==> 05-22: inputs <==
## uart_top
module uart_top (
	input 		clk,    
	input 		rst_n,
	input 		uart_rx,
	output		uart_tx
);
parameter CLK_FRE 		= 50;
parameter UART_RATE 	= 115200;
localparam SEND = 2'd0, WAIT = 2'd1;
reg [1:0] state;
reg  [31:0] wait_cnt;
reg  [ 7:0] send_cnt;
reg  [ 7:0] send_data;
reg  	    send_en;
wire [ 7:0] recv_data;
wire 		recv_en;
wire 		send_busy;
parameter 	ENG_NUM  = 9; 
parameter 	CHE_NUM  = 2; 
parameter 	DATA_NUM = CHE_NUM * 3 + ENG_NUM;  
wire [ DATA_NUM * 8 - 1:0] char_data = {8'hE4,8'hBD,8'hA0,8'hE5,8'hA5,8'hBD,"  World","\r\n"};
wire [ 7:0] char_byte = (send_cnt < DATA_NUM) ? char_data[ (DATA_NUM - 1 - send_cnt) * 8 +: 8] : 8'h00;
always@(posedge clk)
	if(!rst_n)begin
		state 		<= SEND;
		wait_cnt 	<= 0;
		send_cnt 	<= 0;
		send_en 	<= 'b0;
	end
	else
	case(state)
		SEND:begin  
			if(send_cnt == DATA_NUM + 1)begin 
				send_en 	<= 'b0;
				send_cnt 	<=  0;
				state 		<= WAIT;
			end
			else if(!send_busy)begin
				send_en 	<= 'b1;
				send_data 	<= char_byte;
				send_cnt 	<= send_cnt + 1;
			end
		end
		WAIT: 
			if(wait_cnt == CLK_FRE * 1000_000)begin 
				wait_cnt <= 0;
				state <= SEND;
			end
			else begin
				send_en <= recv_en;
				send_data <= recv_data;
				wait_cnt <= wait_cnt + 1;
			end
	endcase
  ...
Settings: LEC_CHECK=0, CAP_MARGIN=20, CORE_MARGIN=2, CORE_UTILIZATION=43, CTS_CLUSTER_DIAMETER=168, CTS_CLUSTER_SIZE=98, PLACE_DENSITY=0.49, SLEW_MARGIN=20, TNS_END_PERCENT=100; clock period 20.0 ns.
run.sh (not shown) runs the stock make flow with config.mk's settings and CLKGATE_MAP_FILE=.
==> 02-18: changes against 05-22 <==
ABC_AREA = 1   (was default)
CELL_PAD_IN_SITES_DETAIL_PLACEMENT = 1   (was default)
CELL_PAD_IN_SITES_GLOBAL_PLACEMENT = 2   (was default)
CORE_ASPECT_RATIO = 0.55   (was default)
CORE_UTILIZATION = 40   (was 43)
CTS_CLUSTER_DIAMETER = 73   (was 168)
CTS_CLUSTER_SIZE = 26   (was 98)
GPL_ROUTABILITY_DRIVEN = 1   (was default)
HOLD_SLACK_MARGIN = 0.04   (was default)
PLACE_DENSITY = default   (was 0.49)
SLEW_MARGIN = 35   (was 20)
TNS_END_PERCENT = 20   (was 100)
==> 02-20: changes against 05-22 <==
CORE_UTILIZATION = 72   (was 43)
CTS_CLUSTER_DIAMETER = default   (was 168)
CTS_CLUSTER_SIZE = default   (was 98)
PLACE_DENSITY = default   (was 0.49)
TNS_END_PERCENT = default   (was 100)
==> flow/constraint.sdc (replaced) <==
create_clock -name core_clock -period 10.3 [get_ports {clk}]
set_input_delay 2.0600 -clock core_clock [delete_from_list [all_inputs] [get_ports {clk}]]
set_output_delay 2.0600 -clock core_clock [all_outputs]
set_load 0.01 [all_outputs]
==> 10-23: changes against 05-22 <==
CORE_UTILIZATION = 72   (was 43)
CTS_CLUSTER_DIAMETER = default   (was 168)
CTS_CLUSTER_SIZE = default   (was 98)
PLACE_DENSITY = default   (was 0.49)
SETUP_SLACK_MARGIN = 0.93   (was default)
TNS_END_PERCENT = default   (was 100)
==> flow/constraint.sdc (replaced) <==
create_clock -name core_clock -period 3.23 [get_ports {clk}]
set_input_delay 0.6460 -clock core_clock [delete_from_list [all_inputs] [get_ports {clk}]]
set_output_delay 0.6460 -clock core_clock [all_outputs]
set_load 0.01 [all_outputs]
==> comparison table <==
Status: 02-20 finished clean; 05-22 finished clean; 02-18 finished clean; 10-23 finished clean
Layout clock buffer count: 02-20 11; 05-22 13; 02-18 9; 10-23 12
Global Route met1 Usage: 02-20 0.3181; 05-22 0.2159; 02-18 0.3488; 10-23 0.3339
Worst Hold Path EP: 02-20 uart_tx_m0.send_data_r[0]; 05-22 uart_tx_m0.send_data_r[0]; 02-18 uart_tx_m0.send_data_r[2]; 10-23 uart_tx_m0.send_data_r[7]
Yosys chip area: 02-20 5489 µm²; 05-22 5489 µm²; 02-18 5971 µm²; 10-23 5489 µm²
Critical Path Start Type: 02-20 input pin; 05-22 input pin; 02-18 input pin; 10-23 flip-flop
Met2 layer wire length in the routed design: 02-20 5003 µm; 05-22 4955 µm; 02-18 6180 µm; 10-23 5173 µm
Worst setup path endpoint: 02-20 uart_rx_m0.recv_data_r[4]; 05-22 send_data[6]; 02-18 uart_rx_m0.recv_data_r[4]; 10-23 uart_tx_m0.send_cnt[2]
Area occupied by registers: 02-20 2502 µm²; 05-22 2502 µm²; 02-18 2504 µm²; 10-23 2505 µm²
Resized cells post-CTS: 02-20 0; 05-22 0; 02-18 0; 10-23 4
CP bufs+invs: 02-20 2; 05-22 3; 02-18 3; 10-23 1
Yosys stat cell total: 02-20 594; 05-22 594; 02-18 774; 10-23 594
Clock network power consumption: 02-20 253 µW; 05-22 172 µW; 02-18 189 µW; 10-23 930 µW
Data-path buffer share of cell area in the final layout: 02-20 0.009105; 05-22 0.008831; 02-18 0.006902; 10-23 0.01449
Multiplexer area fraction after synthesis: 02-20 0.03442; 05-22 0.03442; 02-18 0.001676; 10-23 0.03442
Met3 Usage GRT: 02-20 0.05394; 05-22 0.04531; 02-18 0.04484; 10-23 0.05394
Count of vias placed by the detailed router: 02-20 4106; 05-22 4024; 02-18 5017; 10-23 4238
Stage-log warning count: 02-20 41; 05-22 39; 02-18 41; 10-23 41
Count of multi-input gates: 02-20 439; 05-22 439; 02-18 556; 10-23 439
Worst Skew: 02-20 0.01443 ns; 05-22 0.009564 ns; 02-18 0.01339 ns; 10-23 0.01312 ns
Internal power component: 02-20 700.2 µW; 05-22 398.4 µW; 02-18 400.0 µW; 10-23 2.376 mW
Startpoint of the worst-slack reg-to-reg timing path: 02-20 uart_tx_m0.clk_cnt[0]; 05-22 state[1]; 02-18 send_cnt[0]; 10-23 uart_tx_m0.clk_cnt[1]

==> zinc <==
==> flow/design.v <==
module uart_rx#(
	parameter CLK_FRE 	= 50,
	parameter UART_RATE = 115200
	) (
	input 				clk,    
	input 				rst_n,
	output 	 			recv_en,	
	output reg 	[ 7:0] 	recv_data,	
	input 				rx_pin 
);
parameter  RATE_CNT = (CLK_FRE * 1000_000 / UART_RATE) - 1;
reg [10:0] clk_cnt;
localparam WAIT = 2'd0, START = 2'd1, RECV = 2'd2, STOP = 2'd3;
reg [1:0] state;
assign recv_en = clk_cnt == RATE_CNT * 3 / 2;
reg [ 7:0] recv_data_r;
reg [ 2:0] recv_cnt;
always@(posedge clk)
	if(!rst_n)begin
		state 		<= WAIT;
		clk_cnt 	<= 0;
		recv_data 	<= 0;
	end
	else
	case(state)
		WAIT:
			if(!rx_pin)begin 
				recv_cnt <= 'd0;
				state <= START;
			end
		START:begin 
			if(clk_cnt == RATE_CNT / 2)begin 
				clk_cnt <= 0;
				state <= RECV;
			end
			else
				clk_cnt <= clk_cnt + 1;
		end
		RECV:begin 
			if(clk_cnt == RATE_CNT)begin 
				clk_cnt <= 0;
				recv_data_r[recv_cnt] <= rx_pin;
				recv_cnt <= recv_cnt + 1;
				state <= (recv_cnt == 7 )?STOP : RECV ;
			end
			else
				clk_cnt <= clk_cnt + 1;
		end
		STOP:begin 
			recv_data <= recv_data_r;
			if(clk_cnt == RATE_CNT * 3 / 2)begin 
				clk_cnt <= 0;
				state <= WAIT;
			end
			else 
				clk_cnt <= clk_cnt + 1;
		end
	endcase
endmodule
module uart_tx#(
	parameter CLK_FRE 	= 50,
	parameter UART_RATE = 115200
	) (
	input 				clk,    
	input 				rst_n,
	input 				send_en ,	
	output 	 			send_busy ,	
	input 		[ 7:0] 	send_data ,	
	output reg 			tx_pin
);
parameter  RATE_CNT = (CLK_FRE * 1000_000 / UART_RATE) - 1;
reg [10:0] clk_cnt;
localparam WAIT = 2'd0, START = 2'd1, SEND = 2'd2, STOP = 2'd3;
reg [1:0] state;
assign send_busy = state != WAIT;
reg [ 7:0] send_data_r;
reg [ 2:0] send_cnt;
always@(posedge clk)
	if(!rst_n)begin
		state 	<= WAIT;
		clk_cnt <= 0;
		tx_pin 	<= 1;
	end
	else
	case(state)
		WAIT:
			if(send_en)begin 
				send_data_r <= send_data;
				send_cnt <= 'd0;
				state <= START;
			end
		START:begin 
			tx_pin <= 0;
			if(clk_cnt == RATE_CNT)begin 
				clk_cnt <= 0;
				state <= SEND;
			end
			else
				clk_cnt <= clk_cnt + 1;
		end
		SEND:begin 
			tx_pin <= send_data_r[send_cnt];
			if(clk_cnt == RATE_CNT)begin 
				clk_cnt <= 0;
				send_cnt <= send_cnt + 1;
				state <= (send_cnt == 7 )?STOP : SEND ;
			end
			else
				clk_cnt <= clk_cnt + 1;
		end
		STOP:begin 
			tx_pin <= 1;
			if(clk_cnt == RATE_CNT)begin 
				clk_cnt <= 0;
				state <= WAIT;
			end
			else
				clk_cnt <= clk_cnt + 1;
		end
	endcase
endmodule
module uart_top (
	input 		clk,    
	input 		rst_n,
	input 		uart_rx,
	output		uart_tx
);
parameter CLK_FRE 		= 50;
parameter UART_RATE 	= 115200;
localparam SEND = 2'd0, WAIT = 2'd1;
reg [1:0] state;
reg  [31:0] wait_cnt;
reg  [ 7:0] send_cnt;
reg  [ 7:0] send_data;
reg  	    send_en;
wire [ 7:0] recv_data;
wire 		recv_en;
wire 		send_busy;
parameter 	ENG_NUM  = 9; 
parameter 	CHE_NUM  = 2; 
parameter 	DATA_NUM = CHE_NUM * 3 + ENG_NUM;  
wire [ DATA_NUM * 8 - 1:0] char_data = {8'hE4,8'hBD,8'hA0,8'hE5,8'hA5,8'hBD,"  World","\r\n"};
wire [ 7:0] char_byte = (send_cnt < DATA_NUM) ? char_data[ (DATA_NUM - 1 - send_cnt) * 8 +: 8] : 8'h00;
always@(posedge clk)
	if(!rst_n)begin
		state 		<= SEND;
		wait_cnt 	<= 0;
		send_cnt 	<= 0;
		send_en 	<= 'b0;
	end
	else
	case(state)
		SEND:begin  
			if(send_cnt == DATA_NUM + 1)begin 
				send_en 	<= 'b0;
				send_cnt 	<=  0;
				state 		<= WAIT;
			end
			else if(!send_busy)begin
				send_en 	<= 'b1;
				send_data 	<= char_byte;
				send_cnt 	<= send_cnt + 1;
			end
		end
		WAIT: 
			if(wait_cnt == CLK_FRE * 1000_000)begin 
				wait_cnt <= 0;
				state <= SEND;
			end
			else begin
				send_en <= recv_en;
				send_data <= recv_data;
				wait_cnt <= wait_cnt + 1;
			end
	endcase
uart_tx #(
	.CLK_FRE 	(CLK_FRE 	),
	.UART_RATE 	(UART_RATE 	)
	)uart_tx_m0(
	.clk 		(clk 		),
	.rst_n 		(rst_n 		),
	.send_en 	(send_en 	),
	.send_busy 	(send_busy 	),
	.send_data 	(send_data 	),
	.tx_pin 	(uart_tx 	)
	);
uart_rx #(
	.CLK_FRE 	(CLK_FRE 	),
	.UART_RATE 	(UART_RATE 	)
	)uart_rx_m0(
	.clk 		(clk 		),
	.rst_n 		(rst_n 		),
	.recv_en 	(recv_en 	),
	.recv_data 	(recv_data 	),
	.rx_pin 	(uart_rx 	)
	);
endmodule
==> flow/run.sh <==
#!/bin/bash
# the make line also repeats each setting of config.mk as NAME=value (left out here)
make -C /OpenROAD-flow-scripts/flow DESIGN_CONFIG=/design/flow/config.mk WORK_HOME=/design/flow/orfs CLKGATE_MAP_FILE= finish
==> flow/config.mk <==
export PLATFORM = sky130hd
export DESIGN_NAME = uart_top
export DESIGN_NICKNAME = uart_top
export VERILOG_FILES = /design/flow/design.v
export SDC_FILE = /design/flow/constraint.sdc
export NUM_CORES = 4
export LEC_CHECK = 0
export CAP_MARGIN = 20
export CELL_PAD_IN_SITES_DETAIL_PLACEMENT = 0
export CORE_ASPECT_RATIO = 0.57
export CORE_MARGIN = 2
export CORE_UTILIZATION = 70
export CTS_CLUSTER_DIAMETER = 320
export CTS_CLUSTER_SIZE = 40
export SETUP_SLACK_MARGIN = 0.27
export SLEW_MARGIN = 20
export TNS_END_PERCENT = 80
==> flow/constraint.sdc <==
create_clock -name core_clock -period 5.59 [get_ports {clk}]
set_input_delay 1.1180 -clock core_clock [delete_from_list [all_inputs] [get_ports {clk}]]
set_output_delay 1.1180 -clock core_clock [all_outputs]
set_load 0.01 [all_outputs]
==> lagoon: changes against zinc <==
CAP_MARGIN = 0   (was 20)
CORE_ASPECT_RATIO = 1.12   (was 0.57)
CORE_UTILIZATION = 72   (was 70)
PLACE_DENSITY_LB_ADDON = 0.21   (was not set)
SETUP_SLACK_MARGIN = 0.93   (was 0.27)
SLEW_MARGIN = 40   (was 20)
==> flow/constraint.sdc (replaced) <==
create_clock -name core_clock -period 3.12 [get_ports {clk}]
set_input_delay 0.6240 -clock core_clock [delete_from_list [all_inputs] [get_ports {clk}]]
set_output_delay 0.6240 -clock core_clock [all_outputs]
set_load 0.01 [all_outputs]
==> garnet: changes against zinc <==
CELL_PAD_IN_SITES_DETAIL_PLACEMENT = not set   (was 0)
CORE_ASPECT_RATIO = not set   (was 0.57)
CTS_CLUSTER_DIAMETER = not set   (was 320)
CTS_CLUSTER_SIZE = 24   (was 40)
SETUP_SLACK_MARGIN = not set   (was 0.27)
TNS_END_PERCENT = not set   (was 80)
==> flow/constraint.sdc (replaced) <==
create_clock -name core_clock -period 15.6 [get_ports {clk}]
set_input_delay 3.1200 -clock core_clock [delete_from_list [all_inputs] [get_ports {clk}]]
set_output_delay 3.1200 -clock core_clock [all_outputs]
set_load 0.01 [all_outputs]
==> qor summary <==
| quantity | zinc | garnet | lagoon |
|---|---|---|---|
| Place WS | 2.13 ns | 10.61 ns | 0.599 ns |
| Run status | timing/DRC/antenna clean | timing/DRC/antenna clean | timing/DRC/antenna clean |
| Routability-driven placement congestion ratio | 0.931 | 0.873 | 0.860 |
| Detail Route met3 WL | 862 um | 385 um | 351 um |
| Combined area of the multi-input logic cells | 2810 um^2 | 2810 um^2 | 2830 um^2 |
| X dimension of the die | 121 um | 92.6 um | 86.5 um |
| Total met2 wirelength after detailed routing | 4930 um | 4850 um | 5090 um |
| Global-route total usage across every layer | 0.288 | 0.246 | 0.256 |
| CP Capture Point | send_data[3] | uart_rx_m0.recv_data_r[5] | send_data[2] |
| Combinational share of power | 0.190 | 0.198 | 0.207 |
| Placed Cells incl. Taps | 681 | 679 | 667 |
| Element type at the critical path start | primary input | primary input | flip-flop |
| Average vias per placed instance | 6.09 | 5.90 | 6.17 |
| Category of the most critical setup path | in2reg | in2reg | reg2reg |
| Total die area | 8590 um^2 | 8570 um^2 | 8340 um^2 |
| Worst min-delay path startpoint | send_data[5] | send_data[3] | send_data[5] |
| Switching power share of the total | 0.291 | 0.293 | 0.293 |
| PwrDens | 346 nW/um^2 | 112 nW/um^2 | 557 nW/um^2 |
| Crit path required time | 5.58 ns | 15.61 ns | 3.24 ns |
| Global-route met2 utilization | 0.412 | 0.417 | 0.450 |
| Total half-perimeter wirelength after legalization and detailed placement | 8270 um | 7050 um | 7300 um |
Power figures rest on the tool's default switching activity, not on a simulated workload.
